**constraint.sdc**
```tcl
create_clock -name core_clock -period 5.95 [get_ports {i_clk}]
set_input_delay 1.1900 -clock core_clock [delete_from_list [all_inputs] [get_ports {i_clk}]]
set_output_delay 1.1900 -clock core_clock [all_outputs]
set_load 0.01 [all_outputs]
```
**run.sh**
```bash
#!/bin/bash
# the make line also repeats each setting of config.mk as NAME=value (left out here)
make -C /OpenROAD-flow-scripts/flow DESIGN_CONFIG=/design/flow/config.mk WORK_HOME=/design/flow/orfs CLKGATE_MAP_FILE= finish
```
**config.mk**
```make
export PLATFORM = sky130hd
export DESIGN_NAME = systolic_top
export DESIGN_NICKNAME = systolic_top
export VERILOG_FILES = /design/flow/design.v
export SDC_FILE = /design/flow/constraint.sdc
export NUM_CORES = 4
export LEC_CHECK = 0
export ABC_AREA = 0
export CAP_MARGIN = 0
export CELL_PAD_IN_SITES_DETAIL_PLACEMENT = 2
export CELL_PAD_IN_SITES_GLOBAL_PLACEMENT = 2
export CORE_ASPECT_RATIO = 1.8
export CORE_MARGIN = 2
export CORE_UTILIZATION = 69
export CTS_CLUSTER_DIAMETER = 300
export GPL_ROUTABILITY_DRIVEN = 1
export GPL_TIMING_DRIVEN = 0
export MAX_ROUTING_LAYER = met4
export MIN_ROUTING_LAYER = met1
export PLACE_DENSITY = 0.68
export SETUP_SLACK_MARGIN = 1.5
export SLEW_MARGIN = 5
```
**design.v**
```verilog
module HA (input logic a, b, output logic s, c );
    assign s = a ^ b;
    assign c = a & b;
endmodule
module mBB (
    input  logic       en,
    input  logic [1:0] a, b, sel,
    output logic [3:0] p
);
    localparam UxU = 2'b00;
    localparam UxS = 2'b01;
    localparam SxU = 2'b10;
    localparam SxS = 2'b11;
    logic [1:0] ai, bi;
    logic [3:0] pi;
    assign ai = (!en)? 0 : (sel==UxS)? b : a;
    assign bi = (!en)? 0 : (sel==UxS)? a : b;
    logic [1:0] pp0, pp1;
    assign pp0 = { (ai[1] & bi[0]), (ai[0] & bi[0]) };
    assign pp1 = { (ai[1] & bi[1]), (ai[0] & bi[1]) };
    assign pi[0] = pp0[0];
    logic HA_p1_co;
    HA HA_p1(
        .a((sel==0)? pp0[1] : ~pp0[1]),
        .b((sel==0)? pp1[0] : ~pp1[0]),
        .c(HA_p1_co),
        .s(pi[1]));
    logic HA_p2_1_co, HA_p2_1_s;
    HA HA_p2_1(
        .a(1'b1),
        .b(pp1[1]),
        .c(HA_p2_1_co),
        .s(HA_p2_1_s));
    logic HA_p2_0_a, p3_0;
    assign HA_p2_0_a = (sel==0)? pp1[1] : HA_p2_1_s;
    HA HA_p2_0(
        .a(HA_p2_0_a),
        .b(HA_p1_co),
        .c(p3_0),
        .s(pi[2]));
    assign pi[3] = (sel==0)? p3_0: ~(HA_p2_1_co | p3_0);
    always @(*) begin
        if (en) begin
            case (sel)
                UxU, SxS: p <= pi;
                UxS, SxU: p <= (~bi[1])? pi : 
                        {(pi[3] ^ ai[1]) ^ (pi[2] & ai[0]),  
                         (pi[2] ^ ai[0]) ,  pi[1:0]};        
            endcase
        end else begin
            p <= 4'b0; 
        end
    end
endmodule
module mFU (
    input  logic        clk, nrst,
    input  logic [ 7:0] a, b,
    input  logic [ 1:0] mode,
    output logic [15:0] p
);
    localparam _8x8 = 2'b00;
    localparam _4x4 = 2'b01;
    localparam _2x2 = 2'b10;
    localparam NOOP = 2'b11;
    logic [15:0] en;
    always @(*) begin
        case (mode)
            _8x8: en = 16'b1111_1111_1111_1111;
            _4x4: en = 16'b1111_0000_0000_1111;
            _2x2: en = 16'b1001_0000_0000_1001; 
            default: en = 16'b0;
        endcase
    end
    logic [31:0] sel;
    always @(*) begin
        case (mode)
            _8x8: sel = 32'b11100100_10100000_01000100_00000000;
            _4x4: sel = 32'b11100100_00000000_00000000_11100100;
            _2x2: sel = 32'b11000011_00000000_00000000_11000011; 
            default: sel = 32'b0;
        endcase
    end
    logic [3:0] p0_ll, p0_hl, p0_lh, p0_hh;
    logic [3:0] p1_ll, p1_hl, p1_lh, p1_hh;
    logic [3:0] p2_ll, p2_hl, p2_lh, p2_hh;
    logic [3:0] p3_ll, p3_hl, p3_lh, p3_hh;
    mBB mbb_0_hh(.en(en[15]), .a(a[7:6]), .b(b[7:6]), .sel(sel[31:30]), .p(p0_hh));
    mBB mbb_0_hl(.en(en[14]), .a(a[7:6]), .b(b[5:4]), .sel(sel[29:28]), .p(p0_hl));
    mBB mbb_0_lh(.en(en[13]), .a(a[5:4]), .b(b[7:6]), .sel(sel[27:26]), .p(p0_lh));
    mBB mbb_0_ll(.en(en[12]), .a(a[5:4]), .b(b[5:4]), .sel(sel[25:24]), .p(p0_ll));
    mBB mbb_1_hh(.en(en[11]), .a(a[7:6]), .b(b[3:2]), .sel(sel[23:22]), .p(p1_hh));
    mBB mbb_1_hl(.en(en[10]), .a(a[7:6]), .b(b[1:0]), .sel(sel[21:20]), .p(p1_hl));
    mBB mbb_1_lh(.en(en[ 9]), .a(a[5:4]), .b(b[3:2]), .sel(sel[19:18]), .p(p1_lh));
    mBB mbb_1_ll(.en(en[ 8]), .a(a[5:4]), .b(b[1:0]), .sel(sel[17:16]), .p(p1_ll));
    mBB mbb_2_hh(.en(en[ 7]), .a(a[3:2]), .b(b[7:6]), .sel(sel[15:14]), .p(p2_hh));
    mBB mbb_2_hl(.en(en[ 6]), .a(a[3:2]), .b(b[5:4]), .sel(sel[13:12]), .p(p2_hl));
    mBB mbb_2_lh(.en(en[ 5]), .a(a[1:0]), .b(b[7:6]), .sel(sel[11:10]), .p(p2_lh));
    mBB mbb_2_ll(.en(en[ 4]), .a(a[1:0]), .b(b[5:4]), .sel(sel[ 9: 8]), .p(p2_ll));
    mBB mbb_3_hh(.en(en[ 3]), .a(a[3:2]), .b(b[3:2]), .sel(sel[ 7: 6]), .p(p3_hh));
    mBB mbb_3_hl(.en(en[ 2]), .a(a[3:2]), .b(b[1:0]), .sel(sel[ 5: 4]), .p(p3_hl));
    mBB mbb_3_lh(.en(en[ 1]), .a(a[1:0]), .b(b[3:2]), .sel(sel[ 3: 2]), .p(p3_lh));
    mBB mbb_3_ll(.en(en[ 0]), .a(a[1:0]), .b(b[1:0]), .sel(sel[ 1: 0]), .p(p3_ll));
    logic [7:0] p0, p1, p2, p3;
    logic p1_lh_ex, p2_hl_ex;
    logic p3_hl_ex, p3_lh_ex;
    assign p1_lh_ex = (mode==_8x8)? 0 : p1_lh[3];
    assign p2_hl_ex = (mode==_8x8)? 0 : p2_hl[3];
    assign p3_hl_ex = (mode==_8x8)? 0 : p3_hl[3];
    assign p3_lh_ex = (mode==_8x8)? 0 : p3_lh[3];
    assign p0 = {p0_hh,p0_ll} + { { {2{p0_hl[3]}} , p0_hl } + { {2{p0_lh[3]}} , p0_lh } , 2'b00};
    assign p1 = {p1_hh,p1_ll} + { { {2{p1_hl[3]}} , p1_hl } + { {2{p1_lh_ex}} , p1_lh } , 2'b00};
    assign p2 = {p2_hh,p2_ll} + { { {2{p2_hl_ex}} , p2_hl } + { {2{p2_lh[3]}} , p2_lh } , 2'b00};
    assign p3 = {p3_hh,p3_ll} + { { {2{p3_hl_ex}} , p3_hl } + { {2{p3_lh_ex}} , p3_lh } , 2'b00};
    always @(*) begin
        if (!nrst) begin
            p = 16'h0;
        end else begin
            case (mode)
                _8x8:    p = { p0, p3 } +  { { {4{p1[7]}} , p1 } + { {4{p2[7]}} , p2 } , 4'b0000 };
                _4x4:    p = {{8{p0[7]}},p0} + {{8{p3[7]}},p3};
                _2x2:    p = {{12{p0_hh[3]}},p0_hh} + {{12{p0_ll[3]}},p0_ll} + {{12{p3_hh[3]}},p3_hh} + {{12{p3_ll[3]}},p3_ll};
                default: p = 16'h0;
            endcase
        end
    end
endmodule
module pe #(
    parameter int DATA_WIDTH = 8
) (
    input logic i_clk, i_nrst, 
    input logic [1:0] i_mode,
    input logic [DATA_WIDTH-1:0] i_ifmap, i_weight,
    input logic [DATA_WIDTH*2-1:0] i_psum,
    input logic i_reg_clear,  
    input logic i_pe_en,   
    input logic i_psum_out_en,
    output logic [DATA_WIDTH-1:0] o_ifmap, o_weight,
    output logic [DATA_WIDTH*2-1:0] o_ofmap
);
    logic [DATA_WIDTH-1:0] reg_ifmap, reg_weight;
    logic [DATA_WIDTH*2-1:0] reg_psum, o_multiplier, reg_psum_out;
    always_ff @(posedge i_clk or negedge i_nrst) begin
        if (~i_nrst) begin
            reg_ifmap <= 0;
            reg_weight <= 0;
        end else begin
            if (i_reg_clear) begin
                reg_ifmap <= 0;
                reg_weight <= 0;
            end else if (i_pe_en) begin
                reg_ifmap <= i_ifmap;
                reg_weight <= i_weight;
            end
        end
    end
    mFU mfu (
        .clk(i_clk),
        .nrst(i_nrst),
        .a(i_ifmap),
        .b(i_weight),
        .mode(i_mode),
        .p(o_multiplier)
    );
    logic write_en;
    assign write_en = i_pe_en & (reg_ifmap != 0 & reg_weight != 0);
    always_ff @(posedge i_clk or negedge i_nrst) begin
        if(~i_nrst) begin
            reg_psum <= 0;
            reg_psum_out <= 0;
        end else begin
            if(i_psum_out_en) begin
                reg_psum_out <= reg_psum;
            end else if (i_reg_clear) begin
                reg_psum <= 0;
                reg_psum_out <= 0;
            end else if(i_pe_en) begin
                reg_psum <= reg_psum + o_multiplier;
            end 
        end
    end
    always_comb begin
        o_ifmap = reg_ifmap;
        o_weight = reg_weight;
        o_ofmap = reg_psum_out;
    end
endmodule
module systolic_array #(
    parameter DATA_WIDTH = 8,
    parameter WIDTH = 2,
    parameter HEIGHT = 2
) (
    input logic i_clk, i_nrst, i_reg_clear, i_pe_en, i_psum_out_en,
    input logic [1:0] i_mode,
    input logic [0:HEIGHT-1][DATA_WIDTH-1:0] i_ifmap, 
    input logic [0:WIDTH-1][DATA_WIDTH-1:0] i_weight,
    output logic [0:HEIGHT-1][DATA_WIDTH*2-1:0] o_ofmap
);
    logic [0:HEIGHT-1][0:WIDTH][DATA_WIDTH-1:0] mat_A;
    logic [0:HEIGHT][0:WIDTH-1][DATA_WIDTH-1:0] mat_B;
    logic [0:HEIGHT-1][0:WIDTH][DATA_WIDTH*2-1:0] mat_C;
    genvar jj;
    generate
        for (jj=0; jj < HEIGHT; jj++) begin : y_ios
            assign mat_A[jj][0] = i_ifmap[jj]; 
            assign o_ofmap[jj] = mat_C[jj][0];
        end
    endgenerate
    genvar ii;
    generate
        for (ii=0; ii < WIDTH; ii++) begin : x_ios
            assign mat_B[0][ii] = i_weight[ii];
        end
    endgenerate
    genvar i, j;
    generate
        for (j=0; j < HEIGHT; j++) begin : y_axis
            for (i=0; i < WIDTH; i++) begin : x_axis
                pe #(
                    .DATA_WIDTH(DATA_WIDTH)
                ) pe_inst (
                    .i_clk(i_clk),
                    .i_nrst(i_nrst),
                    .i_mode(i_mode),
                    .i_ifmap(mat_A[j][i]),
                    .i_weight(mat_B[j][i]),
                    .i_reg_clear(i_reg_clear),
                    .i_pe_en(i_pe_en),
                    .i_psum_out_en(i_psum_out_en),
                    .o_ifmap(mat_A[j][i+1]),
                    .o_weight(mat_B[j+1][i]),
                    .o_ofmap(mat_C[j][i])
                );
            end
        end
    endgenerate
endmodule
module systolic_top (
    input  logic         i_clk,
    input  logic         i_nrst,
    input  logic         i_reg_clear,
    input  logic         i_pe_en,
    input  logic         i_psum_out_en,
    input  logic [1:0]   i_mode,
    input  logic [63:0]  i_ifmap,    
    input  logic [7:0]   i_weight,
    output logic [127:0] o_ofmap     
);
    systolic_array #(
        .DATA_WIDTH(8),
        .WIDTH(1),
        .HEIGHT(8)
    ) systolic_array_inst (
        .i_clk(i_clk),
        .i_nrst(i_nrst),
        .i_mode(i_mode),
        .i_reg_clear(i_reg_clear),
        .i_pe_en(i_pe_en),
        .i_psum_out_en(i_psum_out_en),
        .i_ifmap(i_ifmap),
        .i_weight(i_weight),
        .o_ofmap(o_ofmap)
    );
endmodule
```
==> results of run 1 <==
==> run notes, run 1 <==
run metrics: Synth Area in Adders=0.2960, Exit stage=global placement without I/O, yosys cell count=7017, Syn Inst Count=7017, XOR Share, Synth=0.1023, Post-synth EDFFs=0, most common library cells after synthesis=ha_1, a21oi_1, nand2_1, yosys stat chip area=0.05612 mm², die span in y=386.6 µm, CORE AREA=0.08075 mm², post-synthesis simple-gate area fraction=0.1618, Synth Seq Share=0.1391, Post-Syn Nets=8318, run status=stopped before the end, Initial Util=0.6950, ao+oa area frac=0.2083, Chip Width=216.6 µm, dominant kind of combinational cell=adder cells, Area leader share=0.2332, Post-Synthesis Cell Area=0.05612 mm², Avg Cell Area, Syn=7.998 µm², Synth flops=312, area leader, netlist=ha_1, Ys Warns=3, Synth mux share=0.02675, First Err=[ERROR GPL-0301] Utilization 128.444 % exceeds 100%., ys async rst share=1.000, distinct lib cells=73, Synth top cell by count=ha_1, top cells, area=ha_1, dfrtp_1, xnor2_1, DIE AREA=0.08373 mm², Site Rows=140, dominant synthesized flop cell=dfrtp_1
==> run 2: changes to the inputs <==
Settings changed: ABC_AREA 0 to unset, CAP_MARGIN 0 to 20, CELL_PAD_IN_SITES_DETAIL_PLACEMENT 2 to 0, CELL_PAD_IN_SITES_GLOBAL_PLACEMENT 2 to 0, CORE_ASPECT_RATIO 1.8 to unset, CORE_UTILIZATION 69 to 71, CTS_CLUSTER_DIAMETER 300 to unset, CTS_CLUSTER_SIZE set to 35, GPL_ROUTABILITY_DRIVEN 1 to unset, GPL_TIMING_DRIVEN 0 to 1, MIN_ROUTING_LAYER met1 to unset, PLACE_DENSITY 0.68 to unset, PLACE_DENSITY_LB_ADDON set to 0.26, SETUP_SLACK_MARGIN 1.5 to unset, SLEW_MARGIN 5 to 20.
Clock period 5.95 ns to 8.19 ns, I/O delays scaled along.
==> run 2 against run 1 <==
Effect of this change:
- the flow stops in global routing
- die size shrank 2.9%
- area after synthesis is the same
- synthesized cell count is the same
==> run notes, run 2 <==
run metrics: hpwl dp=166000 µm, Ys Warns=3, Chip Width=285.1 µm, CTS HTree Levels=2, Post-synth EDFFs=0, Synth top cell by count=ha_1, Site Rows=103, Avg Cell Area, Syn=7.998 µm², Synth flops=312, DIE AREA=0.08131 mm², most common library cells after synthesis=ha_1, a21oi_1, nand2_1, # clock sinks=312, area leader, netlist=ha_1, Syn Inst Count=7017, Synth Seq Share=0.1391, ao+oa area frac=0.2083, XOR Share, Synth=0.1023, GR Overflow Total=5412, dominant synthesized flop cell=dfrtp_1, Post-Syn Nets=8318, GRT Util Overall=0.9959, yosys cell count=7017, post-synthesis simple-gate area fraction=0.1618, CTS Hold Bufs=0, Exit stage=global routing, run status=stopped before the end, distinct lib cells=73, GPL Wtd Cong=1.029, ys async rst share=1.000, Synth Area in Adders=0.2960, dominant kind of combinational cell=adder cells, Clock Path Buffers=3, Area leader share=0.2332, CTS root buf=clkbuf_16, number of buffers created by CTS=35, Synth mux share=0.02675, Post-Synthesis Cell Area=0.05612 mm², yosys stat chip area=0.05612 mm², First Err=[ERROR GRT-0116] Global routing finished with congestion. Check the congestion regions in the DRC Viewer., Ports=207, Initial Util=0.7139, die span in y=285.1 µm, top cells, area=ha_1, dfrtp_1, xnor2_1, CORE AREA=0.07861 mm², port buffer count=206
==> run 2: layer usage <==
| layer | global-route usage | overflow |
|---|---|---|
| met3 | 0.8113 | 202 |
| met1 | 0.9000 | 155 |
| met5 | - | - |
| met2 | 1.219 | 3970 |
| met4 | 1.062 | 1085 |
==> run 2: repair_timing <==
| action | in CTS |
|---|---|
| resized | 576 |
| setup buffers | 114 |
| pin swaps | 377 |
| setup endpoints to repair | 70 |
| gates cloned | 4 |
==> run 2: stage by stage <==
step / std cells / area (µm²) / TNS [ns] / setup slack, ns
2_1_floorplan: 7017 / 56500 / -0.002353 / -0.002353
4_1_cts: 9568 / 74730 / -0.07643 / -0.03170
3_3_place_gp: 9392 / 69730 / -31.80 / -0.9134
3_5_place_dp: 9392 / 69730 / -60.66 / -1.408
==> run 3: changes to the inputs <==
Settings changed: CAP_MARGIN 20 to 10, CORE_ASPECT_RATIO set to 0.5, CORE_UTILIZATION 71 to 72, CTS_CLUSTER_SIZE 35 to 81, HOLD_SLACK_MARGIN set to -0.1, PLACE_DENSITY_LB_ADDON 0.26 to 0.01, SETUP_SLACK_MARGIN set to 1.73.
Clock period 8.19 ns to 5.95 ns, I/O delays scaled along.
==> run 3 against run 2 <==
Effect of this change:
- synthesized cell count is the same
- die size decreased by 1.2%
- area after synthesis is the same
- the run fails in clock tree synthesis
==> run notes, run 3 <==
run metrics: Post-synth EDFFs=0, die span in y=201.4 µm, dominant synthesized flop cell=dfrtp_1, Synth Area in Adders=0.2960, GPL Wtd Cong=1.088, Post-Synthesis Cell Area=0.05612 mm², Exit stage=clock tree synthesis, Post-Place Worst Slack=-3.449 ns, DIE AREA=0.08033 mm², XOR Share, Synth=0.1023, dominant kind of combinational cell=adder cells, Chip Width=398.8 µm, dpl cell area=0.07325 mm², Syn Inst Count=7017, yosys stat chip area=0.05612 mm², dpl cells=9522, Synth flops=312, distinct lib cells=73, top cells, area=ha_1, dfrtp_1, xnor2_1, Ports=207, port buffer count=206, Synth mux share=0.02675, Area leader share=0.2332, Post-Syn Nets=8318, yosys cell count=7017, run status=stopped before the end, hpwl dp=199400 µm, Synth Seq Share=0.1391, most common library cells after synthesis=ha_1, a21oi_1, nand2_1, ao+oa area frac=0.2083, ys async rst share=1.000, post-synthesis simple-gate area fraction=0.1618, Ys Warns=3, Site Rows=72, Avg Cell Area, Syn=7.998 µm², CORE AREA=0.07720 mm², First Err=[ERROR DPL-0038] Utilization greater than 100%, impossible to legalize, Synth top cell by count=ha_1, Initial Util=0.7269, area leader, netlist=ha_1
-- run 3: stage by stage --
stage / setup TNS [ns] / hold WS, ns
floorplan: -66.70 / 0.4759
global placement: -206.73 / 0.4777
detailed placement: -263.28 / 0.4797
==> run 4: changes to the inputs <==
Settings changed: CAP_MARGIN 10 to 20, CELL_PAD_IN_SITES_DETAIL_PLACEMENT 0 to unset, CELL_PAD_IN_SITES_GLOBAL_PLACEMENT 0 to unset, CORE_ASPECT_RATIO 0.5 to unset, CORE_UTILIZATION 72 to 65, CTS_CLUSTER_SIZE 81 to unset, GPL_TIMING_DRIVEN 1 to unset, HOLD_SLACK_MARGIN -0.1 to unset, MAX_ROUTING_LAYER met4 to unset, PLACE_DENSITY set to 0.36, PLACE_DENSITY_LB_ADDON 0.01 to unset, SETUP_SLACK_MARGIN 1.73 to unset, TNS_END_PERCENT set to 10.
Clock period 5.95 ns to 5.08 ns, I/O delays scaled along.
==> run 4 against run 3 <==
Effect of this change:
- the flow stops in global routing
- area after synthesis stayed put
- die size is 10% higher
- synthesized cell count stayed put
==> run notes, run 4 <==
run metrics: Initial Util=0.6570, run status=stopped before the end, Synth Area in Adders=0.2960, Chip Width=297.8 µm, post-synthesis simple-gate area fraction=0.1618, Ys Warns=3, GR Overflow Total=834, die span in y=297.8 µm, dominant synthesized flop cell=dfrtp_1, CORE AREA=0.08541 mm², Synth Seq Share=0.1391, number of buffers created by CTS=36, distinct lib cells=73, CTS HTree Levels=2, Synth top cell by count=ha_1, Synth flops=312, GPL Wtd Cong=0.9806, CTS root buf=clkbuf_16, DIE AREA=0.08871 mm², # clock sinks=312, Post-Syn Nets=8318, ao+oa area frac=0.2083, yosys cell count=7017, XOR Share, Synth=0.1023, GRT Util Overall=0.8283, First Err=[ERROR GRT-0232] Routing congestion too high. Check the congestion heatmap in the GUI., Syn Inst Count=7017, hpwl dp=155900 µm, Ports=207, most common library cells after synthesis=ha_1, a21oi_1, nand2_1, Exit stage=global routing, ys async rst share=1.000, CTS Hold Bufs=0, Site Rows=107, Post-synth EDFFs=0, port buffer count=206, Clock Path Buffers=3, Post-Synthesis Cell Area=0.05612 mm², dominant kind of combinational cell=adder cells, dpl cells=9638, Post-Place Worst Slack=-3.835 ns, Synth mux share=0.02675, Area leader share=0.2332, top cells, area=ha_1, dfrtp_1, xnor2_1, yosys stat chip area=0.05612 mm², Avg Cell Area, Syn=7.998 µm², area leader, netlist=ha_1
==> run 4: metrics by stage <==
step / util / power (mW) / cell area (µm²) / hold slack (ns)
after floorplan: - / 9.725 / 57410 / 0.4759
after global placement: 0.8418 / 14.72 / 71910 / 0.4788
after detailed placement: 0.8418 / 15.22 / 71910 / 0.4787
after CTS: 0.8988 / 18.85 / 76770 / 0.4999
==> run 4: per-layer routing <==
metal | global-route usage | GRT overflow
met3 | 0.6909 | 27
met4 | 0.8869 | 298
met2 | 0.9901 | 481
met1 | 0.7981 | 27
met5 | 0.3598 | 1
==> run 4: what timing repair did <==
item	4_1_cts
gates resized	491
pin swaps	345
gates cloned	9
endpoints found under the setup margin	120
setup buffers	109
==> run 5: changes to the inputs <==
Settings changed: CORE_ASPECT_RATIO set to 0.71, CORE_UTILIZATION 65 to 68, CTS_CLUSTER_DIAMETER set to 372, CTS_CLUSTER_SIZE set to 99, SETUP_SLACK_MARGIN set to -0.56, TNS_END_PERCENT 10 to unset.
Clock period 5.08 ns to 6.1 ns, I/O delays scaled along.
==> run 5 against run 4 <==
Effect of this change:
- the flow again stops in global routing
- die size shrank 4.3%
- area after synthesis stayed put
- synthesized cell count stayed put
==> run notes, run 5 <==
run metrics: CORE AREA=0.08148 mm², Synth Seq Share=0.1391, area leader, netlist=ha_1, Post-Place Worst Slack=-2.820 ns, most common library cells after synthesis=ha_1, a21oi_1, nand2_1, Chip Width=344.9 µm, Site Rows=88, distinct lib cells=73, dominant synthesized flop cell=dfrtp_1, First Err=[ERROR DPL-0038] Utilization greater than 100%, impossible to legalize, top cells, area=ha_1, dfrtp_1, xnor2_1, number of buffers created by CTS=7, hpwl dp=160200 µm, Synth mux share=0.02675, Avg Cell Area, Syn=7.998 µm², Ys Warns=3, # clock sinks=312, DIE AREA=0.08488 mm², yosys cell count=7017, die span in y=246.1 µm, Post-Syn Nets=8318, port buffer count=206, Initial Util=0.6888, Exit stage=global routing, Post-Synthesis Cell Area=0.05612 mm², Synth Area in Adders=0.2960, Synth flops=312, yosys stat chip area=0.05612 mm², Post-synth EDFFs=0, Synth top cell by count=ha_1, XOR Share, Synth=0.1023, run status=stopped before the end, ao+oa area frac=0.2083, Syn Inst Count=7017, ys async rst share=1.000, CTS root buf=clkbuf_16, GPL Wtd Cong=0.9870, dpl cells=9565, dominant kind of combinational cell=adder cells, Clock Path Buffers=3, Area leader share=0.2332, CTS HTree Levels=1, Ports=207, post-synthesis simple-gate area fraction=0.1618
-- run 5: repair_timing --
item	CTS
setup buffers	85
cloned	8
hold buffers	0
endpoints found under the setup margin	89
hold endpoints to repair	0
gates resized	323
pin swaps	329
-- run 5: per-stage QoR --
step,utilization,instance area [µm²]
4_1_cts,0.9278,75600
3_5_place_dp,0.8943,72870
3_3_place_gp,0.8943,72870
2_1_floorplan,-,58780
==> run 6: changes to the inputs <==
Settings changed: CAP_MARGIN 20 to 10, CELL_PAD_IN_SITES_DETAIL_PLACEMENT set to 2, CELL_PAD_IN_SITES_GLOBAL_PLACEMENT set to 2, CORE_ASPECT_RATIO 0.71 to 1.38, CORE_UTILIZATION 68 to 44, CTS_CLUSTER_DIAMETER 372 to 300, CTS_CLUSTER_SIZE 99 to unset, GPL_ROUTABILITY_DRIVEN set to 1, GPL_TIMING_DRIVEN set to 1, MAX_ROUTING_LAYER set to met4, MIN_ROUTING_LAYER set to met2, PLACE_DENSITY 0.36 to 0.68, SETUP_SLACK_MARGIN -0.56 to unset.
Clock period 6.1 ns to 5.95 ns, I/O delays scaled along.
==> run 6 against run 5 <==
Effect of this change:
- synthesized cell count unchanged
- die size up 54%
- the flow stops in detailed placement
- area after synthesis unchanged
==> run notes, run 6 <==
run metrics: ao+oa area frac=0.2083, GPL Wtd Cong=1.031, yosys stat chip area=0.05612 mm², die span in y=423.5 µm, Chip Width=308.0 µm, Post-Synthesis Cell Area=0.05612 mm², run status=stopped before the end, post-synthesis simple-gate area fraction=0.1618, Synth flops=312, Area leader share=0.2332, CORE AREA=0.1263 mm², yosys cell count=7017, dominant kind of combinational cell=adder cells, dominant synthesized flop cell=dfrtp_1, Avg Cell Area, Syn=7.998 µm², top cells, area=ha_1, dfrtp_1, xnor2_1, Exit stage=detailed placement, Initial Util=0.4442, First Err=[ERROR DPL-0033] detailed placement checks failed during check placement., most common library cells after synthesis=ha_1, a21oi_1, nand2_1, DIE AREA=0.1305 mm², Site Rows=153, distinct lib cells=73, XOR Share, Synth=0.1023, Syn Inst Count=7017, Synth top cell by count=ha_1, Synth Seq Share=0.1391, Synth Area in Adders=0.2960, Ys Warns=3, Ports=207, Post-Syn Nets=8318, ys async rst share=1.000, Synth mux share=0.02675, Post-synth EDFFs=0, port buffer count=206, area leader, netlist=ha_1
-- run 6: per-stage QoR --
| step | TNS [ns] | hold WS, ns | power (mW) | cells | worst slack, ns |
|---|---|---|---|---|---|
| 3_3_place_gp | -211.93 | 0.4783 | 13.34 | 10233 | -2.663 |
| 2_1_floorplan | -66.52 | 0.4759 | 8.667 | 7017 | -1.528 |
==> run 7: changes to the inputs <==
Settings changed: CAP_MARGIN 10 to 20, CELL_PAD_IN_SITES_DETAIL_PLACEMENT 2 to 0, CELL_PAD_IN_SITES_GLOBAL_PLACEMENT 2 to 0, CORE_ASPECT_RATIO 1.38 to unset, CORE_UTILIZATION 44 to 71, CTS_CLUSTER_DIAMETER 300 to unset, CTS_CLUSTER_SIZE set to 35, GPL_ROUTABILITY_DRIVEN 1 to unset, MIN_ROUTING_LAYER met2 to unset, PLACE_DENSITY 0.68 to unset, PLACE_DENSITY_LB_ADDON set to 0.26.
Clock period 5.95 ns to 8.81 ns, I/O delays scaled along.
==> run 7 against run 6 <==
Effect of this change:
- the run fails in global routing
- area after synthesis is the same
- synthesized cell count is the same
- die size shrank 38%
==> run notes, run 7 <==
run metrics: run status=stopped before the end, Exit stage=global routing, CTS Hold Bufs=0, Synth Seq Share=0.1391, Clock Path Buffers=3, dominant synthesized flop cell=dfrtp_1, hpwl dp=147800 µm, CTS root buf=clkbuf_16, dominant kind of combinational cell=adder cells, yosys cell count=7017, GPL Wtd Cong=1.001, port buffer count=206, Synth Area in Adders=0.2960, most common library cells after synthesis=ha_1, a21oi_1, nand2_1, Chip Width=285.1 µm, dpl cell area=0.06809 mm², distinct lib cells=73, Area leader share=0.2332, CTS HTree Levels=2, Post-Synthesis Cell Area=0.05612 mm², Syn Inst Count=7017, XOR Share, Synth=0.1023, Ys Warns=3, Post-synth EDFFs=0, ao+oa area frac=0.2083, Ports=207, top cells, area=ha_1, dfrtp_1, xnor2_1, area leader, netlist=ha_1, number of buffers created by CTS=37, ys async rst share=1.000, Site Rows=103, CORE AREA=0.07861 mm², Initial Util=0.7139, Post-Syn Nets=8318, DIE AREA=0.08131 mm², die span in y=285.1 µm, Synth flops=312, # clock sinks=312, post-synthesis simple-gate area fraction=0.1618, Avg Cell Area, Syn=7.998 µm², Synth top cell by count=ha_1, Synth mux share=0.02675, yosys stat chip area=0.05612 mm²
run 7: repair_timing:
item	4_1_cts
gates cloned	1
gates resized	104
setup endpoints to repair	24
buffers inserted	14
pin swaps	61
run 7: per-stage QoR:
step | power (mW) | std cells | setup WS (ns) | hold WS (ns)
after detailed placement | 8.453 | 9177 | -0.9391 | 0.4786
after global placement | 8.142 | 9177 | -0.5183 | 0.4793
after floorplan | 5.471 | 7017 | -0.004714 | 0.4759
after CTS | 10.32 | 9258 | 0.1346 | 0.4989
==> run 8: changes to the inputs <==
Settings changed: CELL_PAD_IN_SITES_DETAIL_PLACEMENT 0 to unset, CELL_PAD_IN_SITES_GLOBAL_PLACEMENT 0 to unset, CORE_ASPECT_RATIO set to 0.5, CORE_UTILIZATION 71 to 72, CTS_CLUSTER_DIAMETER set to 371, CTS_CLUSTER_SIZE 35 to 10, GPL_TIMING_DRIVEN 1 to unset, MAX_ROUTING_LAYER met4 to unset, PLACE_DENSITY set to 0.35, PLACE_DENSITY_LB_ADDON 0.26 to unset, SETUP_SLACK_MARGIN set to 0.56.
Clock period 8.81 ns to 5.51 ns, I/O delays scaled along.
==> run 8 against run 7 <==
Effect of this change:
- the flow stops in clock tree synthesis
- die size down 1.2%
- area after synthesis unchanged
- synthesized cell count unchanged
==> run notes, run 8 <==
run metrics: Initial Util=0.7269, DIE AREA=0.08033 mm², CORE AREA=0.07720 mm², Avg Cell Area, Syn=7.998 µm², Post-Place Worst Slack=-3.559 ns, GPL Wtd Cong=1.046, dominant kind of combinational cell=adder cells, Synth top cell by count=ha_1, XOR Share, Synth=0.1023, distinct lib cells=73, Chip Width=398.8 µm, yosys cell count=7017, post-synthesis simple-gate area fraction=0.1618, Synth mux share=0.02675, Syn Inst Count=7017, dominant synthesized flop cell=dfrtp_1, Post-Syn Nets=8318, port buffer count=206, Area leader share=0.2332, most common library cells after synthesis=ha_1, a21oi_1, nand2_1, area leader, netlist=ha_1, Synth Area in Adders=0.2960, Synth Seq Share=0.1391, ys async rst share=1.000, Post-synth EDFFs=0, dpl cell area=0.07353 mm², Ports=207, die span in y=201.4 µm, top cells, area=ha_1, dfrtp_1, xnor2_1, Synth flops=312, Site Rows=72, run status=stopped before the end, hpwl dp=198900 µm, Post-Synthesis Cell Area=0.05612 mm², Exit stage=clock tree synthesis, First Err=[ERROR DPL-0038] Utilization greater than 100%, impossible to legalize, ao+oa area frac=0.2083, Ys Warns=3, yosys stat chip area=0.05612 mm²
## run 8: metrics by stage
step | util | std cells
2_1_floorplan | - | 7017
3_3_place_gp | 0.9524 | 9539
3_5_place_dp | 0.9524 | 9539
==> run 9: changes to the inputs <==
Settings changed: CORE_ASPECT_RATIO 0.5 to unset, CORE_UTILIZATION 72 to 70, CTS_CLUSTER_DIAMETER 371 to 149, CTS_CLUSTER_SIZE 10 to unset, GPL_TIMING_DRIVEN set to 1, MAX_ROUTING_LAYER set to met4, PLACE_DENSITY 0.35 to unset, PLACE_DENSITY_LB_ADDON set to 0.26, SETUP_SLACK_MARGIN 0.56 to unset.
Clock period 5.51 ns to 16.2 ns, I/O delays scaled along.
==> run 9 against run 8 <==
Effect of this change:
- now clean on timing, DRC and antenna
- area after synthesis is the same
- synthesized cell count is the same
- die size grew 2.6%
==> run notes, run 9 <==
run results: ao+oa area frac=0.2083, distinct lib cells=73, ys async rst share=1.000, crit path from=i_mode[1], Synth top cell by count=ha_1, fin crit share=0.7665, delay-heaviest family, CP=AND-OR/OR-AND gates, GR Overflow Total=0, CORE AREA=0.07913 mm², Setup Viol. Count Final=0, Static Leak=32.30 nW, most common library cells after synthesis=ha_1, a21oi_1, nand2_1, yosys cell count=7017, hpwl dp=126800 µm, cell mode on critical path=ha_1, Worst VDD drop=0.09101 mV, Hold Crit Depth=1, port buffer count=206, CP required=16.64 ns, Synth flops=312, crit path DAT=12.86 ns, achievable clock frequency=80.54 MHz, hold slack=0.4930 ns, postcts setup bufs=0, die span in y=287.2 µm, Met3 Routed Length=8841 µm, dominant kind of combinational cell=adder cells, Post-Synthesis Cell Area=0.05612 mm², Post-Syn Nets=8318, Int Power=2.489 mW, Final ANT Viol Nets=0, Clk power=816 µW, Post-Place Worst Slack=3.466 ns, Synth mux share=0.02675, routed wl met2=80820 µm, Synth Area in Adders=0.2960, Critical path buffers and inverters=6, XOR Share, Synth=0.1023, nets=8230, via count=51520, first drt pass iteration count=9, area leader, netlist=ha_1, Logic pwr share=0.618, Clock Path Buffers=3, element type at the critical path start=primary input, WL/cell=20.42 µm, Avg Cell Area, Syn=7.998 µm², DIE AREA=0.08246 mm², CP Capture Type=flop, Site Rows=103, R2R Setup Slk=8.02 ns, yosys stat chip area=0.05612 mm², Final Skew=0.02462 ns, post-synthesis simple-gate area fraction=0.1618, crit path max-delay cell type=ha_2, fin crit period=12.42 ns, crit-path max FO=39, GRT Util Overall=0.4056, Biggest consumer=combinational logic, GPL Wtd Cong=1.002, vias in the first global route=51426, largest net degree at the start of global routing=151, Critical Path Max Stage Delay=0.54 ns, Setup TNS Final=0 ns, CP Class=primary input to flop, Sequential Power=938 µW, Synth Seq Share=0.1391, run status=no timing/DRC/antenna violations, top cells, area=ha_1, dfrtp_1, xnor2_1, Final Worst Setup Slack=3.783 ns, Hold Fails Final Rpt=0, Chip Width=287.2 µm, top layer used by detailed routing=met4, Hold Crit Class=flop to flop, Crit path depth=41, number of buffers created by CTS=36, # clock sinks=312, Slew @ Worst Pin=1.307 ns, dominant synthesized flop cell=dfrtp_1, Reg clk slew, reported paths=0.06 ns, Reg power frac=0.204, Initial Util=0.7092, Ports=207, post-CTS sizing=0, Syn Inst Count=7017, max_cap viols=0, worst r2r path cells=36, Ys Warns=3, CTS tree=yes, Post-route DRC=0, relative slew slack=0.1251, clk latency late pin=0.57 ns, Log Warnings=34, initial antenna violation count=5, post-DR vias/cell=6.432, final WL=163500 µm, Power Dens Cells=76.84 mW/mm², CTS root buf=clkbuf_16, Post-synth EDFFs=0, CTS HTree Levels=2, combinational group power=2.83 mW, CTS Hold Bufs=0, clock share of power=0.178, Sw Share=0.4574, synthesis-to-finish area growth=6.390%, RSZ-0062 raised after global routing=false, Area leader share=0.2332, Starting DRT DRC Count=3897, Met1 Wirelength=58820 µm, P_sw=2.099 mW, first-pass GRT wire length=261700 µm, fin. max-slew vios=0
[run 9: layer usage]
metal	up-vias	GRT usage
met2	1815	0.7060
met4	0	0.3199
met5	-	-
met1	24599	0.4145
met3	729	0.04825
li1	24377	-
[run 9: stage by stage]
stage | power [mW] | instance area [µm²] | instances | util
after floorplan | 2.975 | 56120 | 7017 | -
after global placement | 3.649 | 58550 | 7941 | 0.7400
after detailed placement | 3.722 | 58550 | 7941 | 0.7400
after CTS | 4.554 | 59690 | 8003 | 0.7543
after global routing | 4.932 | 59700 | 8007 | 0.7545
final | 4.588 | 59710 | 8010 | 0.7546
[run 9: cell type report]
| cell class | count | area, µm² |
|---|---|---|
| Multi-Input combinational cell | 5726 | 44740 |
| Fill cell | 6006 | 19420 |
| Sequential cell | 312 | 7807 |
| Timing Repair Buffer | 253 | 2435 |
| Inverter | 600 | 2256 |
| Tap cell | 1050 | 1314 |
| Clock buffer | 48 | 996.0 |
| Clock inverter | 14 | 138.9 |
| Antenna cell | 7 | 17.52 |
==> run 10: changes to the inputs <==
Settings changed: CELL_PAD_IN_SITES_DETAIL_PLACEMENT set to 0, CELL_PAD_IN_SITES_GLOBAL_PLACEMENT set to 0, CORE_UTILIZATION 70 to 72, CTS_CLUSTER_DIAMETER 149 to unset, CTS_CLUSTER_SIZE set to 39.
Clock period 16.2 ns to 8.4 ns, I/O delays scaled along.
==> run 10 against run 9 <==
Effect of this change:
- the run now fails in global routing
- die size shrank 2.7%
- synthesized cell count is the same
- area after synthesis is the same
==> run notes, run 10 <==
run metrics: run status=stopped before the end, Exit stage=global routing, First Err=[ERROR GRT-0116] Global routing finished with congestion. Check the congestion regions in the DRC Viewer., area leader, netlist=ha_1, XOR Share, Synth=0.1023, CTS Hold Bufs=0, Chip Width=283.2 µm, Synth flops=312, Post-Syn Nets=8318, number of buffers created by CTS=37, Avg Cell Area, Syn=7.998 µm², Ports=207, Site Rows=102, die span in y=283.2 µm, Clock Path Buffers=3, GRT Util Overall=0.9159, # clock sinks=312, distinct lib cells=73, Area leader share=0.2332, GPL Wtd Cong=1.057, Ys Warns=3, Post-Synthesis Cell Area=0.05612 mm², dpl cells=9283, dominant kind of combinational cell=adder cells, yosys stat chip area=0.05612 mm², Synth Area in Adders=0.2960, Syn Inst Count=7017, CTS root buf=clkbuf_16, Synth Seq Share=0.1391, Synth mux share=0.02675, GR Overflow Total=3287, dominant synthesized flop cell=dfrtp_1, top cells, area=ha_1, dfrtp_1, xnor2_1, Synth top cell by count=ha_1, CORE AREA=0.07734 mm², port buffer count=206, ys async rst share=1.000, hpwl dp=166200 µm, most common library cells after synthesis=ha_1, a21oi_1, nand2_1, dpl cell area=0.06898 mm², ao+oa area frac=0.2083, CTS HTree Levels=2, yosys cell count=7017, post-synthesis simple-gate area fraction=0.1618, Initial Util=0.7257, DIE AREA=0.08020 mm², Post-synth EDFFs=0
-- run 10: metrics by stage --
| step | util | hold WS [ns] | total power [mW] | setup WS, ns |
|---|---|---|---|---|
| 4_1_cts | 0.9313 | 0.4989 | 11.66 | -0.05557 |
| 3_3_place_gp | 0.8919 | 0.4779 | 8.547 | -0.9560 |
| 3_5_place_dp | 0.8919 | 0.4794 | 9.122 | -1.646 |
| 2_1_floorplan | - | 0.4759 | 5.750 | 0.001338 |
-- run 10: repair_timing --
item / CTS
pin swaps: 133
gates cloned: 3
setup buffers: 41
endpoints found under the setup margin: 64
resized: 281
-- run 10: per-layer routing --
| metal | GRT overflow | track usage |
|---|---|---|
| met4 | 699 | 0.9603 |
| met1 | 75 | 0.8525 |
| met3 | 103 | 0.7410 |
| met2 | 2410 | 1.104 |
| met5 | - | - |
==> run 11: changes to the inputs <==
Settings changed: CELL_PAD_IN_SITES_DETAIL_PLACEMENT 0 to unset, CELL_PAD_IN_SITES_GLOBAL_PLACEMENT 0 to unset, CORE_UTILIZATION 72 to 69, CTS_CLUSTER_DIAMETER set to 264, CTS_CLUSTER_SIZE 39 to 98, GPL_TIMING_DRIVEN 1 to unset, MAX_ROUTING_LAYER met4 to unset, PLACE_DENSITY set to 0.37, PLACE_DENSITY_LB_ADDON 0.26 to unset.
Clock period 8.4 ns to 8.01 ns, I/O delays scaled along.
==> run 11 against run 10 <==
Effect of this change:
- the run again fails in global routing
- area after synthesis stayed put
- die size increased by 4.3%
- synthesized cell count did not move
==> run notes, run 11 <==
run metrics: run status=stopped before the end, Exit stage=global routing, First Err=[ERROR GRT-0232] Routing congestion too high. Check the congestion heatmap in the GUI., ys async rst share=1.000, Ports=207, distinct lib cells=73, GRT Util Overall=0.7055, hpwl dp=154200 µm, Synth top cell by count=ha_1, die span in y=289.2 µm, Avg Cell Area, Syn=7.998 µm², Synth Area in Adders=0.2960, dominant kind of combinational cell=adder cells, Synth flops=312, port buffer count=206, XOR Share, Synth=0.1023, Post-Syn Nets=8318, # clock sinks=312, post-synthesis simple-gate area fraction=0.1618, DIE AREA=0.08363 mm², ao+oa area frac=0.2083, yosys cell count=7017, Ys Warns=3, most common library cells after synthesis=ha_1, a21oi_1, nand2_1, CTS root buf=clkbuf_16, top cells, area=ha_1, dfrtp_1, xnor2_1, Chip Width=289.2 µm, Synth Seq Share=0.1391, Area leader share=0.2332, Post-Synthesis Cell Area=0.05612 mm², dominant synthesized flop cell=dfrtp_1, GR Overflow Total=17, dpl cell area=0.07005 mm², area leader, netlist=ha_1, Initial Util=0.6968, yosys stat chip area=0.05612 mm², CORE AREA=0.08055 mm², number of buffers created by CTS=8, Syn Inst Count=7017, Site Rows=104, Post-synth EDFFs=0, Synth mux share=0.02675, GPL Wtd Cong=1.018, Clock Path Buffers=3, Post-Place Worst Slack=-1.367 ns, CTS HTree Levels=1
[run 11: per-stage QoR]
step / cells / TNS, ns
floorplan: 7017 / -0.02297
global placement: 9404 / -40.86
detailed placement: 9404 / -59.48
CTS: 9446 / -0.008330
[run 11: metal layers]
metal / overflow / track usage
met1: 0 / 0.6826
met2: 5 / 0.9080
met3: 1 / 0.5133
met4: 11 / 0.7414
met5: 0 / 0.2682
[run 11: timing repair]
item                       CTS
hold buffers                 0
resized                    154
setup endpoints to repair   44
pin swaps                  122
setup buffers               33
==> run 12: changes to the inputs <==
Settings changed: ABC_AREA set to 0, CAP_MARGIN 20 to 0, CELL_PAD_IN_SITES_DETAIL_PLACEMENT set to 2, CELL_PAD_IN_SITES_GLOBAL_PLACEMENT set to 1, CORE_ASPECT_RATIO set to 1.8, CORE_UTILIZATION 69 to 32, CTS_CLUSTER_DIAMETER 264 to 300, CTS_CLUSTER_SIZE 98 to unset, GPL_ROUTABILITY_DRIVEN set to 1, GPL_TIMING_DRIVEN set to 0, MAX_ROUTING_LAYER set to met4, MIN_ROUTING_LAYER set to met1, PLACE_DENSITY 0.37 to 0.68, SETUP_SLACK_MARGIN set to 1.5, SLEW_MARGIN 20 to 5.
Clock period 8.01 ns to 15.5 ns, I/O delays scaled along.
==> run 12 against run 11 <==
Effect of this change:
- the layout now fails its checks (capacitance limit, slew limit)
- die size grew 110%
- area after synthesis is the same
- synthesized cell count unchanged
==> run notes, run 12 <==
run results: run status=finished with violations, Fail Reasons=capacitance limit, slew limit, fin. max-slew vios=33, Log Warnings=36, Final Skew=0.04286 ns, Ys Warns=3, Sw Share=0.4913, CP required=16.07 ns, nets=8546, die span in y=565.9 µm, CORE AREA=0.1745 mm², Crit path depth=40, Power Dens Cells=82.40 mW/mm², crit path max-delay cell type=clkdlybuf4s15_1, ao+oa area frac=0.2083, initial antenna violation count=18, crit-path max FO=10, port buffer count=189, Post-Syn Nets=8318, Area leader share=0.2332, CTS tree=yes, Final Worst Setup Slack=1.881 ns, Reg power frac=0.189, Hold Fails Final Rpt=0, ys async rst share=1.000, number of buffers created by CTS=31, fin crit share=0.8787, dpl cell area=0.06098 mm², Clk power=850 µW, yosys stat chip area=0.05612 mm², vias in the first global route=62715, Synth Area in Adders=0.2960, Ports=207, Post-route DRC=0, first-pass GRT wire length=416700 µm, Post-Place Worst Slack=-0.1287 ns, Sequential Power=970 µW, CP Capture Type=flop, Chip Width=316.1 µm, Synth mux share=0.02675, RSZ-0062 raised after global routing=true, Setup Viol. Count Final=0, dominant synthesized flop cell=dfrtp_1, Synth top cell by count=ha_1, synthesis-to-finish area growth=10.90%, top cells, area=ha_1, dfrtp_1, xnor2_1, CTS HTree Levels=1, Reg clk slew, reported paths=0.07 ns, crit path DAT=14.19 ns, post-route insts no fill=9579, crit path from=i_mode[1], dominant kind of combinational cell=adder cells, P_sw=2.520 mW, Post-Synthesis Cell Area=0.05612 mm², Slew @ Worst Pin=1.576 ns, DIE AREA=0.1789 mm², max_cap viols=3, final WL=289500 µm, Critical path buffers and inverters=9, combinational group power=3.31 mW, CP Class=primary input to flop, GR Overflow Total=0, Avg Cell Area, Syn=7.998 µm², relative slew slack=-0.05089, Final Instance Area=0.06224 mm², Logic pwr share=0.645, CTS root buf=clkbuf_16, Initial Util=0.3216, Starting DRT DRC Count=3099, clock share of power=0.166, R2R Setup Slk=6.23 ns, XOR Share, Synth=0.1023, post-synthesis simple-gate area fraction=0.1618, Site Rows=206, Synth flops=312, element type at the critical path start=primary input, yosys cell count=7017, most common library cells after synthesis=ha_1, a21oi_1, nand2_1, first drt pass iteration count=7, dpl cells=9497, Post-synth EDFFs=0, cell mode on critical path=ha_1, distinct lib cells=73, hold slack=0.4982 ns, Critical Path Max Stage Delay=0.75 ns, post-DR vias/cell=5.837, CTS Hold Bufs=0, Hold Crit Class=flop to flop, achievable clock frequency=73.42 MHz, GPL Wtd Cong=0.9977, clk latency late pin=0.69 ns, Synth Seq Share=0.1391, Biggest consumer=combinational logic, # clock sinks=312, Int Power=2.609 mW, Hold Crit Depth=1, GRT Util Overall=0.3262, hpwl dp=247000 µm, Final Util=0.3567, area leader, netlist=ha_1, fin crit period=13.62 ns, worst r2r path cells=34, via count=55913, delay-heaviest family, CP=buffers and inverters, Syn Inst Count=7017, Static Leak=32.67 nW, WL/cell=30.23 µm, Clock Path Buffers=3, Final ANT Viol Nets=0, largest net degree at the start of global routing=111, Worst VDD drop=0.09650 mV
run 12: layer usage:
layer	routed length [µm]	track usage	up-vias
met5	0	-	-
met4	34940	0.3092	0
met3	10680	0.02719	1048
met2	141500	0.5614	1679
met1	102400	0.3208	28211
li1	-	-	24975
run 12: through the flow:
step	setup TNS, ns	power (mW)
2_1_floorplan	0	3.109
3_3_place_gp	-1908.72	4.037
3_5_place_dp	-0.1287	4.223
4_1_cts	0	5.111
5_1_grt	0	5.466
6_report	0	5.129
run 12: repair_timing:
action	4_1_cts	5_1_grt
pin swaps	0	0
endpoints found under the setup margin	21	15
cloned	0	0
setup buffers	0	3
gates resized	21	64
run 12: area by class of cell:
type | count | area, µm²
clock inverters | 21 | 246.5
multi-input cells | 5726 | 44640
well taps | 2288 | 2863
inverters | 600 | 2257
flip-flops and latches | 312 | 7807
fillers | 20059 | 112300
clock buffers | 37 | 818.3
plain buffers | 379 | 1553
diodes | 21 | 52.55
repair buffers | 195 | 2002
==> run 13: changes to the inputs <==
Settings changed: ABC_AREA 0 to unset, CAP_MARGIN 0 to 20, CELL_PAD_IN_SITES_DETAIL_PLACEMENT 2 to unset, CELL_PAD_IN_SITES_GLOBAL_PLACEMENT 1 to unset, CORE_ASPECT_RATIO 1.8 to unset, CORE_UTILIZATION 32 to 16, CTS_CLUSTER_DIAMETER 300 to unset, GPL_ROUTABILITY_DRIVEN 1 to unset, GPL_TIMING_DRIVEN 0 to unset, MAX_ROUTING_LAYER met4 to unset, MIN_ROUTING_LAYER met1 to unset, PLACE_DENSITY 0.68 to unset, SETUP_SLACK_MARGIN 1.5 to unset, SLEW_MARGIN 5 to 20.
Clock period 15.5 ns to 13.3 ns, I/O delays scaled along.
==> run 13 against run 12 <==
Effect of this change:
- the run now finishes clean
- cell count grew 21%
- global-route usage shrank 23 points
- flip-flop count is the same
- register-to-register slack lost 0.72 ns
- non-clock buffer count shrank 302
- worst hold slack lost 0.0056 ns
- sequential power grew about 20%
- area after synthesis is the same
==> run notes, run 13 <==
run results: relative slew slack=0.3237, fin crit share=0.8586, vias in the first global route=48209, R2R Setup Slk=5.51 ns, Hold Fails Final Rpt=0, worst r2r path cells=35, Site Rows=217, Reg power frac=0.209, Synth Area in Adders=0.2960, clock share of power=0.182, Sw Share=0.4515, port buffer count=206, area leader, netlist=ha_1, CORE AREA=0.3492 mm², Area leader share=0.2332, # clock sinks=312, hold slack=0.4926 ns, DIE AREA=0.3555 mm², dominant synthesized flop cell=dfrtp_1, Post-route DRC=0, post-synthesis simple-gate area fraction=0.1618, CP required=13.80 ns, Chip Width=596.3 µm, Sequential Power=1.15 mW, Synth Seq Share=0.1391, Hold Crit Depth=1, distinct lib cells=73, initial antenna violation count=63, CTS tree=yes, fin. max-slew vios=0, run status=no timing/DRC/antenna violations, Critical path buffers and inverters=8, crit path DAT=11.92 ns, nets=8247, Slew @ Worst Pin=1.014 ns, Worst VDD drop=0.07733 mV, postcts setup bufs=0, Avg Cell Area, Syn=7.998 µm², synthesis-to-finish area growth=14.58%, ao+oa area frac=0.2083, ys async rst share=1.000, Setup Viol. Count Final=0, Initial Util=0.1607, via count=49223, combinational group power=3.35 mW, CTS HTree Levels=2, Synth mux share=0.02675, clk latency late pin=0.61 ns, Logic pwr share=0.609, crit-path max FO=61, CTS Hold Bufs=0, Syn Inst Count=7017, Setup TNS Final=0 ns, Ys Warns=3, Synth top cell by count=ha_1, CP Class=primary input to flop, delay-heaviest family, CP=adder cells, first-pass GRT wire length=282600 µm, GPL Wtd Cong=0.8477, die span in y=596.3 µm, first drt pass iteration count=6, RSZ-0062 raised after global routing=false, post-DR vias/cell=4.254, GRT Util Overall=0.1011, yosys stat chip area=0.05612 mm², Final Instance Area=0.06430 mm², Ports=207, Biggest consumer=combinational logic, Critical Path Max Stage Delay=0.81 ns, Static Leak=32.42 nW, Post-Synthesis Cell Area=0.05612 mm², yosys cell count=7017, achievable clock frequency=87.57 MHz, XOR Share, Synth=0.1023, WL/cell=15.76 µm, post-CTS sizing=0, dominant kind of combinational cell=adder cells, Post-Syn Nets=8318, Power Dens Cells=85.55 mW/mm², element type at the critical path start=primary input, Log Warnings=35, fin crit period=11.42 ns, Synth flops=312, CP Capture Type=flop, Hold Crit Class=flop to flop, Final ANT Viol Nets=0, number of buffers created by CTS=34, final WL=182400 µm, dpl cell area=0.06321 mm², top cells, area=ha_1, dfrtp_1, xnor2_1, Post-synth EDFFs=0, crit path max-delay cell type=nor2_4, largest net degree at the start of global routing=128, Final Skew=0.04033 ns, Clock Path Buffers=3, Reg clk slew, reported paths=0.06 ns, hpwl dp=147400 µm, max_cap viols=0, GR Overflow Total=0, P_sw=2.483 mW, most common library cells after synthesis=ha_1, a21oi_1, nand2_1, Clk power=999 µW, Starting DRT DRC Count=2932, Crit path depth=38, crit path from=i_mode[0], CTS root buf=clkbuf_16, Int Power=3.017 mW
-- run 13: through the flow --
| step | instances | setup WS, ns | power (mW) | utilization |
|---|---|---|---|---|
| 2_1_floorplan | 7017 | 3.357 | 3.623 | - |
| 3_3_place_gp | 11509 | 1.431 | 4.478 | 0.1810 |
| 3_5_place_dp | 11509 | 1.333 | 4.507 | 0.1810 |
| 4_1_cts | 11566 | 1.949 | 5.553 | 0.1841 |
| 5_1_grt | 11569 | 1.218 | 6.008 | 0.1841 |
| 6_report | 11572 | 1.880 | 5.501 | 0.1842 |
-- run 13: final cells by class --
class | count | area (µm²)
sequential | 312 | 7807
multi-input combinational | 5726 | 44760
clock buffer | 42 | 932.1
inverter | 600 | 2257
fill | 39212 | 284900
timing repair buffer | 272 | 2628
antenna | 6 | 15.01
tap | 4599 | 5754
clock inverter | 15 | 146.4
-- run 13: per-layer routing --
layer,up-vias,routed length (µm),global-route usage
met4,30,3828,0.02018
met3,261,9779,0.01576
met1,23452,79790,0.1278
met2,1056,88810,0.1801
li1,24424,-,-
met5,-,204,0
==> run 14: changes to the inputs <==
Settings changed: CELL_PAD_IN_SITES_DETAIL_PLACEMENT set to 2, CORE_ASPECT_RATIO set to 1.04, CORE_MARGIN 2 to 9, CORE_UTILIZATION 16 to 40, HOLD_SLACK_MARGIN set to 0.16, MIN_ROUTING_LAYER set to met1, PLACE_DENSITY_LB_ADDON set to 0.03, TNS_END_PERCENT set to 75.
Clock period 13.3 ns to 9.02 ns, I/O delays scaled along.
==> run 14 against run 13 <==
Effect of this change:
- the flow now stops in clock tree synthesis
- synthesized cell count is the same
- die size down 57%
- area after synthesis unchanged
==> run notes, run 14 <==
run metrics: Post-Synthesis Cell Area=0.05612 mm², Post-Syn Nets=8318, run status=stopped before the end, Initial Util=0.4044, most common library cells after synthesis=ha_1, a21oi_1, nand2_1, Ports=207, top cells, area=ha_1, dfrtp_1, xnor2_1, distinct lib cells=73, GPL Wtd Cong=0.8964, DIE AREA=0.1541 mm², ys async rst share=1.000, yosys cell count=7017, yosys stat chip area=0.05612 mm², Area leader share=0.2332, dominant kind of combinational cell=adder cells, ao+oa area frac=0.2083, post-synthesis simple-gate area fraction=0.1618, XOR Share, Synth=0.1023, port buffer count=206, CORE AREA=0.1388 mm², Avg Cell Area, Syn=7.998 µm², Chip Width=385.3 µm, hpwl dp=245100 µm, Syn Inst Count=7017, die span in y=400.0 µm, Synth top cell by count=ha_1, Synth Area in Adders=0.2960, Synth Seq Share=0.1391, Ys Warns=3, Synth flops=312, Post-synth EDFFs=0, First Err=[ERROR DPL-0033] detailed placement checks failed during check placement., Exit stage=clock tree synthesis, Site Rows=139, dominant synthesized flop cell=dfrtp_1, area leader, netlist=ha_1, Synth mux share=0.02675
-- run 14: metrics by stage --
stage / area, µm² / setup slack (ns) / std cells / setup TNS (ns)
floorplan: 56120 / -0.002850 / 7017 / -0.002850
global placement: 70630 / -0.6988 / 10159 / -14.22
detailed placement: 70630 / -1.824 / 10159 / -65.46
==> run 15: changes to the inputs <==
Settings changed: CELL_PAD_IN_SITES_DETAIL_PLACEMENT 2 to unset, CORE_ASPECT_RATIO 1.04 to unset, CORE_MARGIN 9 to 2, CORE_UTILIZATION 40 to 66, CTS_CLUSTER_SIZE set to 36, HOLD_SLACK_MARGIN 0.16 to unset, MIN_ROUTING_LAYER met1 to unset, PLACE_DENSITY_LB_ADDON 0.03 to unset, TNS_END_PERCENT 75 to unset.
Clock period 9.02 ns to 7.69 ns, I/O delays scaled along.
==> run 15 against run 14 <==
Effect of this change:
- the run fails in global routing
- synthesized cell count unchanged
- area after synthesis stayed put
- die size fell by 43%
==> run notes, run 15 <==
run metrics: port buffer count=206, hpwl dp=150400 µm, CTS Hold Bufs=0, Post-Syn Nets=8318, Area leader share=0.2332, most common library cells after synthesis=ha_1, a21oi_1, nand2_1, Exit stage=global routing, Post-synth EDFFs=0, top cells, area=ha_1, dfrtp_1, xnor2_1, Syn Inst Count=7017, XOR Share, Synth=0.1023, dominant synthesized flop cell=dfrtp_1, CTS root buf=clkbuf_16, DIE AREA=0.08738 mm², GPL Wtd Cong=0.9900, run status=stopped before the end, Ports=207, yosys cell count=7017, distinct lib cells=73, GRT Util Overall=0.6747, CORE AREA=0.08395 mm², die span in y=295.6 µm, GR Overflow Total=29, Synth top cell by count=ha_1, number of buffers created by CTS=37, Avg Cell Area, Syn=7.998 µm², Clock Path Buffers=3, post-synthesis simple-gate area fraction=0.1618, dpl cells=9514, Ys Warns=3, Synth Area in Adders=0.2960, First Err=[ERROR GRT-0232] Routing congestion too high. Check the congestion heatmap in the GUI., ao+oa area frac=0.2083, Initial Util=0.6685, area leader, netlist=ha_1, Chip Width=295.6 µm, dominant kind of combinational cell=adder cells, Synth mux share=0.02675, ys async rst share=1.000, Site Rows=106, Synth Seq Share=0.1391, yosys stat chip area=0.05612 mm², dpl cell area=0.07080 mm², # clock sinks=312, Post-Synthesis Cell Area=0.05612 mm², Synth flops=312, CTS HTree Levels=2
run 15: metal layers:
| layer | GRT overflow | global-route usage |
|---|---|---|
| met3 | 1 | 0.4556 |
| met2 | 7 | 0.9050 |
| met4 | 21 | 0.6923 |
| met5 | 0 | 0.1729 |
| met1 | 0 | 0.6582 |
run 15: through the flow:
step                      setup TNS, ns  hold WS, ns  worst slack [ns]  utilization
after global placement           -59.11       0.4790            -1.241       0.8433
after detailed placement         -73.07       0.4787            -1.397       0.8433
after floorplan                 -0.6148       0.4759           -0.1360            -
after CTS                        -3.916       0.5003           -0.3430       0.8867
run 15: timing repair:
item / CTS
gates resized: 346
buffers inserted: 69
gates cloned: 3
setup endpoints to repair: 69
pin swaps: 203
==> run 16: changes to the inputs <==
Settings changed: CORE_UTILIZATION 66 to 65, CTS_CLUSTER_DIAMETER set to 260, CTS_CLUSTER_SIZE 36 to 96.
Clock period 7.69 ns to 5.1 ns, I/O delays scaled along.
==> run 16 against run 15 <==
Effect of this change:
- the flow again stops in global routing
- synthesized cell count is the same
- area after synthesis did not move
- die size is 1.5% higher
==> run notes, run 16 <==
run metrics: run status=stopped before the end, Exit stage=global routing, First Err=[ERROR GRT-0232] Routing congestion too high. Check the congestion heatmap in the GUI., distinct lib cells=73, dominant synthesized flop cell=dfrtp_1, port buffer count=206, Initial Util=0.6570, Synth Area in Adders=0.2960, GRT Util Overall=0.7797, ao+oa area frac=0.2083, Syn Inst Count=7017, Post-synth EDFFs=0, CORE AREA=0.08541 mm², dpl cell area=0.07356 mm², top cells, area=ha_1, dfrtp_1, xnor2_1, Site Rows=107, GPL Wtd Cong=0.9827, XOR Share, Synth=0.1023, area leader, netlist=ha_1, Chip Width=297.8 µm, # clock sinks=312, Area leader share=0.2332, Clock Path Buffers=3, die span in y=297.8 µm, ys async rst share=1.000, GR Overflow Total=359, Synth top cell by count=ha_1, CTS HTree Levels=1, Synth flops=312, Ys Warns=3, Synth mux share=0.02675, Ports=207, yosys cell count=7017, yosys stat chip area=0.05612 mm², Synth Seq Share=0.1391, post-synthesis simple-gate area fraction=0.1618, Avg Cell Area, Syn=7.998 µm², Post-Synthesis Cell Area=0.05612 mm², number of buffers created by CTS=7, CTS root buf=clkbuf_16, hpwl dp=158700 µm, dominant kind of combinational cell=adder cells, DIE AREA=0.08871 mm², most common library cells after synthesis=ha_1, a21oi_1, nand2_1, CTS Hold Bufs=0, Post-Syn Nets=8318
run 16: metal layers:
| layer | overflow | track usage |
|---|---|---|
| met2 | 205 | 0.9662 |
| met1 | 8 | 0.7530 |
| met3 | 9 | 0.6093 |
| met4 | 132 | 0.8355 |
| met5 | 5 | 0.2863 |
run 16: timing repair:
item,4_1_cts
endpoints found under the setup margin,120
pin swaps,379
buffers inserted,139
gates resized,406
gates cloned,9
run 16: metrics by stage:
stage | TNS, ns | util | instances | total power, mW | setup slack (ns)
3_5_place_dp | -300.48 | 0.8612 | 9634 | 15.51 | -3.557
3_3_place_gp | -281.27 | 0.8612 | 9634 | 14.96 | -3.293
2_1_floorplan | -129.51 | - | 7017 | 10.18 | -2.208
4_1_cts | -156.19 | 0.9041 | 9782 | 17.52 | -2.237
==> run 17: changes to the inputs <==
Settings changed: CORE_UTILIZATION 65 to 58, CTS_CLUSTER_DIAMETER 260 to 41, CTS_CLUSTER_SIZE 96 to unset, SETUP_SLACK_MARGIN set to -0.46, TNS_END_PERCENT set to 5.
Clock period 5.1 ns to 6.27 ns, I/O delays scaled along.
==> run 17 against run 16 <==
Effect of this change:
- the layout now fails its checks (setup timing)
- synthesized cell count unchanged
- area after synthesis unchanged
- die size up 12%
==> run notes, run 17 <==
run results: run status=finished with violations, Fail Reasons=setup timing, synthesis-to-finish area growth=35.43%, Static Leak=41.42 nW, dpl cell area=0.07202 mm², Sw Share=0.4054, CP Capture Type=flop, Critical path buffers and inverters=10, Final Skew=0.01616 ns, fin. max-slew vios=0, Power Dens Cells=210.5 mW/mm², WL/cell=19.81 µm, number of buffers created by CTS=52, element type at the critical path start=primary input, achievable clock frequency=129.6 MHz, Ports=207, Clock Path Buffers=3, initial antenna violation count=4, dominant kind of combinational cell=adder cells, CP required=6.79 ns, hpwl dp=154500 µm, yosys cell count=7017, clock share of power=0.199, combinational group power=10.4 mW, dpl cells=9794, GR Overflow Total=0, largest net degree at the start of global routing=162, # clock sinks=312, GRT Util Overall=0.3856, post-synthesis simple-gate area fraction=0.1618, Post-Syn Nets=8318, port buffer count=206, vias in the first global route=59981, Slew @ Worst Pin=0.9776 ns, cell mode on critical path=buf_4, Synth top cell by count=ha_1, Chip Width=315.1 µm, Starting DRT DRC Count=3789, CP Class=primary input to flop, hold slack=0.4965 ns, Ys Warns=3, Crit path depth=43, Post-synth EDFFs=0, ys async rst share=1.000, fin crit share=1.230, Synth flops=312, crit path max-delay cell type=ha_1, dominant synthesized flop cell=dfrtp_1, R2R Setup Slk=-0.52 ns, Site Rows=114, Log Warnings=39, Area leader share=0.2332, CTS Hold Bufs=0, most common library cells after synthesis=ha_1, a21oi_1, nand2_1, GPL Wtd Cong=0.9742, Final Util=0.7894, via count=58260, die span in y=315.1 µm, Post-Synthesis Cell Area=0.05612 mm², Critical Path Max Stage Delay=0.35 ns, DIE AREA=0.09927 mm², CORE AREA=0.09628 mm², P_sw=6.485 mW, CTS HTree Levels=2, Sequential Power=2.42 mW, area leader, netlist=ha_1, ao+oa area frac=0.2083, Biggest consumer=combinational logic, Logic pwr share=0.650, Synth Area in Adders=0.2960, nets=9903, first-pass GRT wire length=305400 µm, Synth mux share=0.02675, Hold Fails Final Rpt=0, worst r2r path cells=34, relative slew slack=0.3482, Reg clk slew, reported paths=0.06 ns, Hold Crit Class=flop to flop, Worst VDD drop=0.2386 mV, max_cap viols=0, crit path DAT=8.23 ns, Initial Util=0.5829, post-route insts no fill=9925, crit-path max FO=6, clk latency late pin=0.65 ns, fin crit period=7.713 ns, XOR Share, Synth=0.1023, Post-route DRC=0, final WL=196600 µm, RSZ-0062 raised after global routing=true, first drt pass iteration count=7, Clk power=3.19 mW, Synth Seq Share=0.1391, Final ANT Viol Nets=0, Syn Inst Count=7017, Hold Crit Depth=1, Final Instance Area=0.07600 mm², CTS tree=yes, delay-heaviest family, CP=AND-OR/OR-AND gates, crit path from=i_mode[1], CTS root buf=clkbuf_16, Reg power frac=0.151, distinct lib cells=73, top cells, area=ha_1, dfrtp_1, xnor2_1, post-DR vias/cell=5.870, Avg Cell Area, Syn=7.998 µm², Setup Viol. Count Final=88, Int Power=9.511 mW, yosys stat chip area=0.05612 mm², Final Worst Setup Slack=-1.443 ns
## run 17: per-stage QoR
step                      setup slack, ns  power, mW  setup TNS [ns]
final                              -1.443      16.00          -72.82
after global routing               -1.884      17.06         -103.77
after CTS                          -1.307      15.69          -64.97
after detailed placement           -2.666      12.27         -197.29
after global placement             -2.545      11.99         -184.73
after floorplan                    -1.272      7.852          -63.77
## run 17: layer usage
| metal | up-vias | track usage | wire length (µm) |
|---|---|---|---|
| met5 | - | 0 | 0 |
| met1 | 27909 | 0.3949 | 70720 |
| li1 | 27732 | - | - |
| met3 | 783 | 0.04447 | 9275 |
| met4 | 0 | 0.3233 | 18440 |
| met2 | 1836 | 0.7013 | 98190 |
## run 17: repair_timing
item,CTS,global route
hold endpoints to repair,0,0
endpoints found under the setup margin,89,86
gates cloned,3,1
gates resized,162,208
pin swaps,63,111
setup buffers,16,15
## run 17: final cells by class
| cell class | count | area [µm²] |
|---|---|---|
| well taps | 1276 | 1597 |
| clock buffers | 64 | 1428 |
| flip-flops and latches | 312 | 7807 |
| clock inverters | 33 | 494.2 |
| diodes | 4 | 10.01 |
| inverters | 600 | 2288 |
| repair buffers | 1910 | 15440 |
| fillers | 6855 | 20280 |
| multi-input cells | 5726 | 46940 |
No activity file was given, so power comes from the tool's default toggle rates.
